==> inputs of job 5449 <==
Design apb_wrapper, start of the top module:
module apb_wrapper#(parameter addr_width = 5, data_width = 16)(
    input bit pclk,                   
    input bit preset_n,               
    input logic transfer,  
    input logic [addr_width - 1 : 0] apb_paddr,  
    input logic [data_width - 1 : 0] apb_pwdata,  
    input logic apb_control ,         
    output logic [data_width - 1 : 0] apb_spwdata,   
    output logic [data_width - 1 : 0] apb_prdata  
    );
    logic [addr_width-1:0] paddr;
    logic pselx;
    bit penable;
    logic pwrite;
    logic [data_width-1:0] pwdata;
    logic [data_width/8-1:0] pstrb; 
    logic                    pready;
    logic [data_width -1:0]  prdata;
    apb_master #(.addr_width(addr_width), .data_width(data_width)) DUT (
        .pclk(pclk),
        .preset_n(preset_n),
        .pready(pready),
        .transfer(transfer),
        .prdata(prdata),
        .apb_paddr(apb_paddr),
        .apb_pwdata(apb_pwdata),
        .apb_control(apb_control),
        .paddr(paddr),
        .pselx(pselx),
        .penable(penable),
        .pwrite(pwrite),
        .pwdata(pwdata),
        .pstrb(pstrb),
        .apb_prdata(apb_prdata)
    );
     apb_slave #(
        .addr_width(addr_width),
        .data_width(data_width)
    ) dut (
        .pclk       (pclk),
        .preset_n   (preset_n),
        .pselx      (pselx),
        .penable    (penable),
        .pwrite     (pwrite),
        .paddr      (paddr),
        .pwdata     (pwdata),
        .apb_spwdata(apb_spwdata),
        .prdata     (prdata),
        .pready     (pready)
    );
endmodule
clock: 2.97 ns
lec_check: 0
abc_area: 1
cap_margin: 20
core_margin: 2
core_utilization: 64
place_density: 0.36
slew_margin: 20
run.sh (not shown) runs the stock make flow with config.mk's settings and CLKGATE_MAP_FILE=.
==> job 2098: changes against job 5449 <==
- CORE_UTILIZATION: 64 -> 70
- CTS_CLUSTER_DIAMETER: unset -> 163
- PLACE_DENSITY: 0.36 -> unset
- PLACE_DENSITY_LB_ADDON: unset -> 0.12
- SETUP_SLACK_MARGIN: unset -> -0.11
==> flow/constraint.sdc (replaced) <==
create_clock -name core_clock -period 2.28 [get_ports {pclk}]
set_input_delay 0.4560 -clock core_clock [delete_from_list [all_inputs] [get_ports {pclk}]]
set_output_delay 0.4560 -clock core_clock [all_outputs]
set_load 0.01 [all_outputs]
==> job 9028: changes against job 5449 <==
- ABC_AREA: 1 -> unset
- CORE_UTILIZATION: 64 -> 70
- PLACE_DENSITY: 0.36 -> unset
- SETUP_SLACK_MARGIN: unset -> 0.83
==> flow/constraint.sdc (replaced) <==
create_clock -name core_clock -period 3.1 [get_ports {pclk}]
set_input_delay 0.6200 -clock core_clock [delete_from_list [all_inputs] [get_ports {pclk}]]
set_output_delay 0.6200 -clock core_clock [all_outputs]
set_load 0.01 [all_outputs]
==> run summary <==
This memo summarizes the results of the implementation run.

Outcome
The flow ran to the end, but the layout failed its checks. The layout checks failed on setup timing.

Final timing
The final timing report counts setup violations totalling 241. Once routing completed, OpenROAD measured the worst setup slack at -0.1320 ns.

Power and ir drop
The power report attributes to the combinational group a share of under 10%.

Synth
For this run, the chip area from Yosys synthesis comes to 23650 µm².

Routing
Summing over every cut layer, the via total after detailed routing is 17740.

Finish
The count of cells in the finished layout, fillers not included, comes to approximately 2800.

Setup path
Listed in order, past its start point the critical path passes nor2_8 > buf_4 > nor2_2 > inv_1 > nor2_1 > buf_4 > inv_1 > nor2_1 > nor2_1 > nand3_2.
-- figures above: job 2098

==> run summary <==
This memo summarizes the results of the implementation run.

Finish
Leaving out filler cells and counting taps, the final layout contains 2791.

Final timing
Per the finish-stage timing summary, setup violations number 0. The least setup slack across all paths after layout is 0.2139 ns.

Outcome
The run finished with no timing, DRC or antenna violations.

Power and ir drop
Combinational logic burns 6.6% of the power.
-- figures above: job 5449

==> run summary <==
This memo summarizes the results of the implementation run.

Outcome
The run finished with no timing, DRC or antenna violations.

Power and ir drop
The flow reports that combinational logic draws 5.4% of the design power.

Synth
The yosys-reported design area after synthesis is 21420 µm².

Final timing
The least setup slack across all paths after layout is 0.5719 ns.
-- figures above: job 9028



==> run a <==
==> flow/design.v <==
`timescale 1ns / 1ps
module apb_master#(parameter addr_width =5 , data_width = 16) (
    input bit pclk,                   
    input bit preset_n,               
    input logic pready,               
    input logic transfer,             
    input logic [data_width - 1 : 0] prdata,  
    input logic [addr_width - 1 : 0] apb_paddr,  
    input logic [data_width - 1 : 0] apb_pwdata,  
    input logic apb_control,          
    output logic [addr_width - 1 : 0] paddr,  
    output logic pselx,               
    output bit penable,               
    output logic pwrite,              
    output logic [data_width - 1 : 0] pwdata,  
    output logic [data_width / 8 - 1 : 0] pstrb,  
    output logic [data_width - 1 : 0] apb_prdata  
);
localparam logic [2:0] idle   = 3'b001;  
localparam logic [2:0] setup  = 3'b010;  
localparam logic [2:0] access = 3'b100;  
logic [2:0] present_state, next_state;   
logic [data_width - 1 : 0] temp_apb_prdata;
always_ff @(posedge pclk, negedge preset_n) begin
    if (!preset_n)
        present_state <= idle;       
    else
        present_state <= next_state;  
end
always_comb begin
    case (present_state)
        idle: begin
            if (transfer) begin
                next_state = setup;
            end else begin
                next_state = idle;
            end
        end
        setup: begin
            if (transfer) begin 
                next_state = access;
            end else begin
                next_state = idle;
            end
        end
        access: begin
            if (pready == 'b1) begin
                next_state = idle;
            end else begin
                next_state = access;  
            end
        end
        default: next_state = idle;   
    endcase
end
always_comb begin
    case (present_state)
        idle: begin
            pselx   = 'b0;   
            penable = 'b0;   
        end
        setup: begin
            pselx   = 'b1;   
            penable = 'b0;   
        end
        access: begin
            pselx   = 'b1;   
            penable = 'b1;   
        end
        default: begin
            pselx   = 'b0;
            penable = 'b0;
        end
    endcase
end           
always_comb begin
    if ((present_state == setup) || (present_state == access)) begin
        paddr = apb_paddr;  
        if (apb_control) begin  
            pwdata = apb_pwdata;
        end else begin  
            pwdata = 'b0;
        end
    end else begin  
        paddr = 'b0;
        pwdata = 'b0;
    end
end
always_ff @(posedge pclk, negedge preset_n) begin
    if (!preset_n) begin
        temp_apb_prdata <= '0;
    end else if (pready && !apb_control) begin
        temp_apb_prdata <= prdata;
    end
end
always_comb begin
    if (pwrite && pselx && penable) begin
        pstrb = {data_width / 8 {1'b1}};
    end else begin
        pstrb = 'b0;  
    end
end
assign pwrite = apb_control;
assign apb_prdata=temp_apb_prdata;
endmodule
`timescale 1ns / 1ps
module apb_slave#(
    parameter addr_width = 5,
    parameter data_width = 16
)(
    input  logic pclk,
    input  logic preset_n,
    input  logic pselx,
    input  logic penable,
    input  logic pwrite,
    input  logic [addr_width - 1 : 0] paddr,
    input  logic [data_width - 1 : 0] pwdata,
    output logic [data_width - 1 : 0] apb_spwdata,
    output logic [data_width - 1 : 0] prdata,
    output logic pready
);
    logic [data_width-1:0] mem [0:2**addr_width]; 
    typedef enum logic [1:0] {
        IDLE = 2'b00,
        SETUP = 2'b01,
        ACCESS = 2'b10
    } state_t;
    state_t present_state, next_state;
    always_ff @(posedge pclk or negedge preset_n) begin
        if (!preset_n)
            present_state <= IDLE;
        else
            present_state <= next_state;
    end 
    always_comb begin
        case (present_state)
            IDLE: begin
                if (pselx && !penable)  
                    next_state = SETUP;
                else
                    next_state = IDLE;
            end
            SETUP: begin
                if (pselx && penable)  
                    next_state = ACCESS;
                else
                    next_state = IDLE;
            end
            ACCESS: begin
                if (!pselx)  
                    next_state = IDLE;
                else
                    next_state = SETUP;  
            end
            default: next_state = IDLE;
        endcase
    end
    always_ff @(posedge pclk or negedge preset_n) begin
        if (!preset_n)
            pready <= 1'b0;
        else if (present_state == ACCESS)
            pready <= 1'b1;
        else
            pready <= 1'b0;
    end
    always_ff @(posedge pclk) begin
       if (pready && pwrite) begin
            mem[paddr] <= pwdata;
            apb_spwdata <= pwdata;
        end
    end
    always_ff @(posedge pclk) begin
        if (pready && !pwrite)
            prdata <= mem[paddr];
    end
endmodule
`timescale 1ns / 1ps
module apb_wrapper#(parameter addr_width = 5, data_width = 16)(
    input bit pclk,                   
    input bit preset_n,               
    input logic transfer,  
    input logic [addr_width - 1 : 0] apb_paddr,  
    input logic [data_width - 1 : 0] apb_pwdata,  
    input logic apb_control ,         
    output logic [data_width - 1 : 0] apb_spwdata,   
    output logic [data_width - 1 : 0] apb_prdata  
    );
    logic [addr_width-1:0] paddr;
    logic pselx;
    bit penable;
    logic pwrite;
    logic [data_width-1:0] pwdata;
    logic [data_width/8-1:0] pstrb; 
    logic                    pready;
    logic [data_width -1:0]  prdata;
    apb_master #(.addr_width(addr_width), .data_width(data_width)) DUT (
        .pclk(pclk),
        .preset_n(preset_n),
        .pready(pready),
        .transfer(transfer),
        .prdata(prdata),
        .apb_paddr(apb_paddr),
        .apb_pwdata(apb_pwdata),
        .apb_control(apb_control),
        .paddr(paddr),
        .pselx(pselx),
        .penable(penable),
        .pwrite(pwrite),
        .pwdata(pwdata),
        .pstrb(pstrb),
        .apb_prdata(apb_prdata)
    );
     apb_slave #(
        .addr_width(addr_width),
        .data_width(data_width)
    ) dut (
        .pclk       (pclk),
        .preset_n   (preset_n),
        .pselx      (pselx),
        .penable    (penable),
        .pwrite     (pwrite),
        .paddr      (paddr),
        .pwdata     (pwdata),
        .apb_spwdata(apb_spwdata),
        .prdata     (prdata),
        .pready     (pready)
    );
endmodule
==> flow/run.sh <==
#!/bin/bash
# the make line also repeats each setting of config.mk as NAME=value (left out here)
make -C /OpenROAD-flow-scripts/flow DESIGN_CONFIG=/design/flow/config.mk WORK_HOME=/design/flow/orfs CLKGATE_MAP_FILE= finish
==> flow/config.mk <==
export PLATFORM = sky130hd
export DESIGN_NAME = apb_wrapper
export DESIGN_NICKNAME = apb_wrapper
export VERILOG_FILES = /design/flow/design.v
export SDC_FILE = /design/flow/constraint.sdc
export NUM_CORES = 4
export LEC_CHECK = 0
export ABC_AREA = 1
export CAP_MARGIN = 0
export CORE_MARGIN = 2
export CORE_UTILIZATION = 72
export CTS_CLUSTER_DIAMETER = 190
export CTS_CLUSTER_SIZE = 14
export SLEW_MARGIN = 20
==> flow/constraint.sdc <==
create_clock -name core_clock -period 2.19 [get_ports {pclk}]
set_input_delay 0.4380 -clock core_clock [delete_from_list [all_inputs] [get_ports {pclk}]]
set_output_delay 0.4380 -clock core_clock [all_outputs]
set_load 0.01 [all_outputs]
==> inputs of run b, as changes to run a <==
==> flow/config.mk (replaced) <==
export PLATFORM = sky130hd
export DESIGN_NAME = apb_wrapper
export DESIGN_NICKNAME = apb_wrapper
export VERILOG_FILES = /design/flow/design.v
export SDC_FILE = /design/flow/constraint.sdc
export NUM_CORES = 4
export LEC_CHECK = 0
export CAP_MARGIN = 20
export CORE_MARGIN = 2
export CORE_UTILIZATION = 70
export SLEW_MARGIN = 20
==> flow/constraint.sdc (replaced) <==
create_clock -name core_clock -period 4.15 [get_ports {pclk}]
set_input_delay 0.8300 -clock core_clock [delete_from_list [all_inputs] [get_ports {pclk}]]
set_output_delay 0.8300 -clock core_clock [all_outputs]
set_load 0.01 [all_outputs]
==> inputs of run c, as changes to run a <==
==> flow/config.mk (replaced) <==
export PLATFORM = sky130hd
export DESIGN_NAME = apb_wrapper
export DESIGN_NICKNAME = apb_wrapper
export VERILOG_FILES = /design/flow/design.v
export SDC_FILE = /design/flow/constraint.sdc
export NUM_CORES = 4
export LEC_CHECK = 0
export CAP_MARGIN = 20
export CORE_MARGIN = 2
export CORE_UTILIZATION = 70
export PLACE_DENSITY_LB_ADDON = 0.06
export SETUP_SLACK_MARGIN = 0.82
export SLEW_MARGIN = 20
==> flow/constraint.sdc (replaced) <==
create_clock -name core_clock -period 3.1 [get_ports {pclk}]
set_input_delay 0.6200 -clock core_clock [delete_from_list [all_inputs] [get_ports {pclk}]]
set_output_delay 0.6200 -clock core_clock [all_outputs]
set_load 0.01 [all_outputs]
==> results_dict.tcl <==
# metrics dict for downstream scripts
set metrics [dict create \
    status "timing/DRC/antenna clean" \
    comb_power_share 0.055 \
    crit_family "AND-OR/OR-AND gates" \
    nets 1452 \
    fmax_mhz 395 \
]
(the above is from run c)
==> results_dict.tcl <==
# metrics dict for downstream scripts
set metrics [dict create \
    p_seq_frac 0.561 \
    so_faults "setup timing" \
    comb_power_share 0.082 \
    fmax_mhz 440 \
    nets 2373 \
    status "finished with violations" \
    syn_nets 2179 \
    setup_violations 13 \
    wl_per_cell_um 24.9 \
    fin_ws_ps -85.2 \
]
(the above is from run a)
==> results_dict.tcl <==
# metrics dict for downstream scripts
set metrics [dict create \
    fmax_mhz 316 \
    dr.pass1.iters 8 \
    top_area_frac 0.763 \
    cp_slowest_stage_delay_ps 960 \
    crit_family "simple AND/OR/NAND/NOR gates" \
    cts.clk_slew.worst_paths_ps 60 \
    status "timing/DRC/antenna clean" \
]
(the above is from run b)
Power figures rest on the tool's default switching activity, not on a simulated workload.
